// comparator_latch
module comparator_latch #
(
  parameter n_to_response_time = -1038,
  parameter p_to_response_time = -1020,
  parameter const_response_time = 1285,
  parameter n_to_tau = -1248,
  parameter p_to_tau = 1037,
  parameter const_tau = 1042,
  parameter n_to_response_time_lh = -1752,
  parameter p_to_response_time_lh = -1006,
  parameter const_response_time_lh = 1185,
  parameter n_to_tau_lh = 1131,
  parameter p_to_tau_lh = -1115,
  parameter const_tau_lh = 1529
)
(
  input clk,
  input reset,
  input sys_clk,
  input [15-1:0] n,
  input [15-1:0] p,
  output [35-1:0] out
);
Size: ~6800 cells after synthesis, about 57000 um2 of cells after synthesis.
Settings: LEC_CHECK=0, ABC_AREA=1, CAP_MARGIN=20, CORE_MARGIN=2, CORE_UTILIZATION=71, CTS_CLUSTER_DIAMETER=344, CTS_CLUSTER_SIZE=17, MAX_ROUTING_LAYER=met4, SLEW_MARGIN=20; clock period 17.1 ns.
run.sh (not shown) runs the stock make flow with config.mk's settings and CLKGATE_MAP_FILE=.
The baseline did not get past global routing.
Next try:
- ABC_AREA: 1 -> default
- CORE_UTILIZATION: 71 -> 17
- CTS_CLUSTER_DIAMETER: 344 -> default
- CTS_CLUSTER_SIZE: 17 -> default
- MAX_ROUTING_LAYER: met4 -> default
- clock period: 17.1 -> 24.8 ns (I/O delays scaled with it)
Outcome: This time the run ran to the end with no violations. Area after synthesis shrinks by 5.5%. Die area grows to 3.9 times its value. Synthesized cell count shrinks by 16%.

* * *

comparator_latch again, from the RTL that the note above started with.
==> flow/config.mk <==
export PLATFORM = sky130hd
export DESIGN_NAME = comparator_latch
export DESIGN_NICKNAME = comparator_latch
export VERILOG_FILES = /design/flow/design.v
export SDC_FILE = /design/flow/constraint.sdc
export NUM_CORES = 4
export LEC_CHECK = 0
export ABC_AREA = 0
export CAP_MARGIN = 20
export CELL_PAD_IN_SITES_DETAIL_PLACEMENT = 0
export CORE_ASPECT_RATIO = 0.54
export CORE_MARGIN = 10
export CORE_UTILIZATION = 55
export CTS_CLUSTER_DIAMETER = 80
export CTS_CLUSTER_SIZE = 66
export GPL_TIMING_DRIVEN = 0
export MIN_ROUTING_LAYER = met1
export PLACE_DENSITY_LB_ADDON = 0.07
export SETUP_SLACK_MARGIN = 2.96
export SLEW_MARGIN = 20
==> flow/constraint.sdc <==
create_clock -name core_clock -period 20.1 [get_ports {clk}]
set_input_delay 4.0200 -clock core_clock [delete_from_list [all_inputs] [get_ports {clk}]]
set_output_delay 4.0200 -clock core_clock [all_outputs]
set_load 0.01 [all_outputs]
The first run finished but failed the layout checks on setup timing.
Change:
- ABC_AREA: 0 -> 1
- CORE_ASPECT_RATIO: 0.54 -> 1.02
- CORE_MARGIN: 10 -> 2
- CORE_UTILIZATION: 55 -> 72
- CTS_CLUSTER_DIAMETER: 80 -> 204
- GPL_TIMING_DRIVEN: 0 -> 1
- MAX_ROUTING_LAYER: unset -> met4
- SETUP_SLACK_MARGIN: 2.96 -> 0.25
What happened: Now the flow finished with timing, DRC and antenna clean. Worst setup slack improves by 1.9 ns. Global-route usage went up by 15 points. Final area goes up by 10%. Non-clock buffer count went up by 416. Maximum frequency is higher by 9.7%. Via count is higher by 26%. Clock-buffer cell count is unchanged.

* * *

== v43 ==
Starting RTL as in the previous note.
Settings: LEC_CHECK=0, ABC_AREA=1, CAP_MARGIN=20, CORE_MARGIN=2, CORE_UTILIZATION=71, CTS_CLUSTER_DIAMETER=344, CTS_CLUSTER_SIZE=53, MAX_ROUTING_LAYER=met4, SLEW_MARGIN=20; clock period 17.1 ns.
v43 never completed, since it errored out during global routing.
> inputs changed (v43 -> v17)
# v43
export LEC_CHECK = 0
export ABC_AREA = 1
export CAP_MARGIN = 20
export CORE_MARGIN = 2
export CORE_UTILIZATION = 71
export CTS_CLUSTER_DIAMETER = 344
export CTS_CLUSTER_SIZE = 53
export MAX_ROUTING_LAYER = met4
export SLEW_MARGIN = 20
create_clock -name core_clock -period 17.1 [get_ports {clk}]
# v17
export LEC_CHECK = 0
export CAP_MARGIN = 20
export CORE_MARGIN = 2
export CORE_UTILIZATION = 40
export SLEW_MARGIN = 20
create_clock -name core_clock -period 26.0 [get_ports {clk}]
Results
Every stage of the flow completed for v17, and the final layout passed the timing, DRC and antenna checks. Relative to v43, initial cell density of the core has gone down in v17. Between v17 and v43, the simple-gate share of the synthesized area is lower for v17. The number of H-tree levels was comparable across v17 and v43. Between v17 and v43, the tally of unique sky130hd cells used after synthesis is higher for v17. Summary of v17 over v43: worst slack at placement +3.76 ns; yosys stat chip area decreased 3100 um2; floorplan die width went up; synthesized-area fraction occupied by ao, oa, aoi and oai cells up 1.7 points. Portion of the post-synthesis area used by sequential elements of v43 is on par with v17. Looking at cell area after synthesis, v17 sits below v43.
## Diff of input files: v37 against v17
# v17
export LEC_CHECK = 0
export CAP_MARGIN = 20
export CORE_MARGIN = 2
export CORE_UTILIZATION = 40
export SLEW_MARGIN = 20
create_clock -name core_clock -period 26.0 [get_ports {clk}]
# v37
export LEC_CHECK = 0
export CAP_MARGIN = 20
export CORE_MARGIN = 2
export CORE_UTILIZATION = 40
export SLEW_MARGIN = 20
create_clock -name core_clock -period 19.5 [get_ports {clk}]
==> results <==
Taking v17 as the reference point, the routed length on met2 of v37 rises by 4100 um. Summary of v37 over v17: share of synthesized cell area in full adder, half adder and majority cells flat, largest net degree at the start of global routing decreased by 3 relative to the old numbers. [flow] v37 | stages: complete | final checks: fail | reason: negative setup slack.
The inputs of v46 differ from those of v37 as listed below.
# v37
export LEC_CHECK = 0
export CAP_MARGIN = 20
export CORE_MARGIN = 2
export CORE_UTILIZATION = 40
export SLEW_MARGIN = 20
create_clock -name core_clock -period 19.5 [get_ports {clk}]
# v46
export LEC_CHECK = 0
export ABC_AREA = 1
export CAP_MARGIN = 20
export CELL_PAD_IN_SITES_DETAIL_PLACEMENT = 1
export CORE_MARGIN = 2
export CORE_UTILIZATION = 40
export HOLD_SLACK_MARGIN = 0.09
export MIN_ROUTING_LAYER = met2
export SLEW_MARGIN = 20
create_clock -name core_clock -period 38.1 [get_ports {clk}]
v46 closes out successfully: all stages finished, all timing, DRC and antenna checks passed. The sequential share of layout area was comparable across v37 and v46. Diff v37 -> v46: design area now smaller; detailed-routing wirelength on met1 dropped 100%.
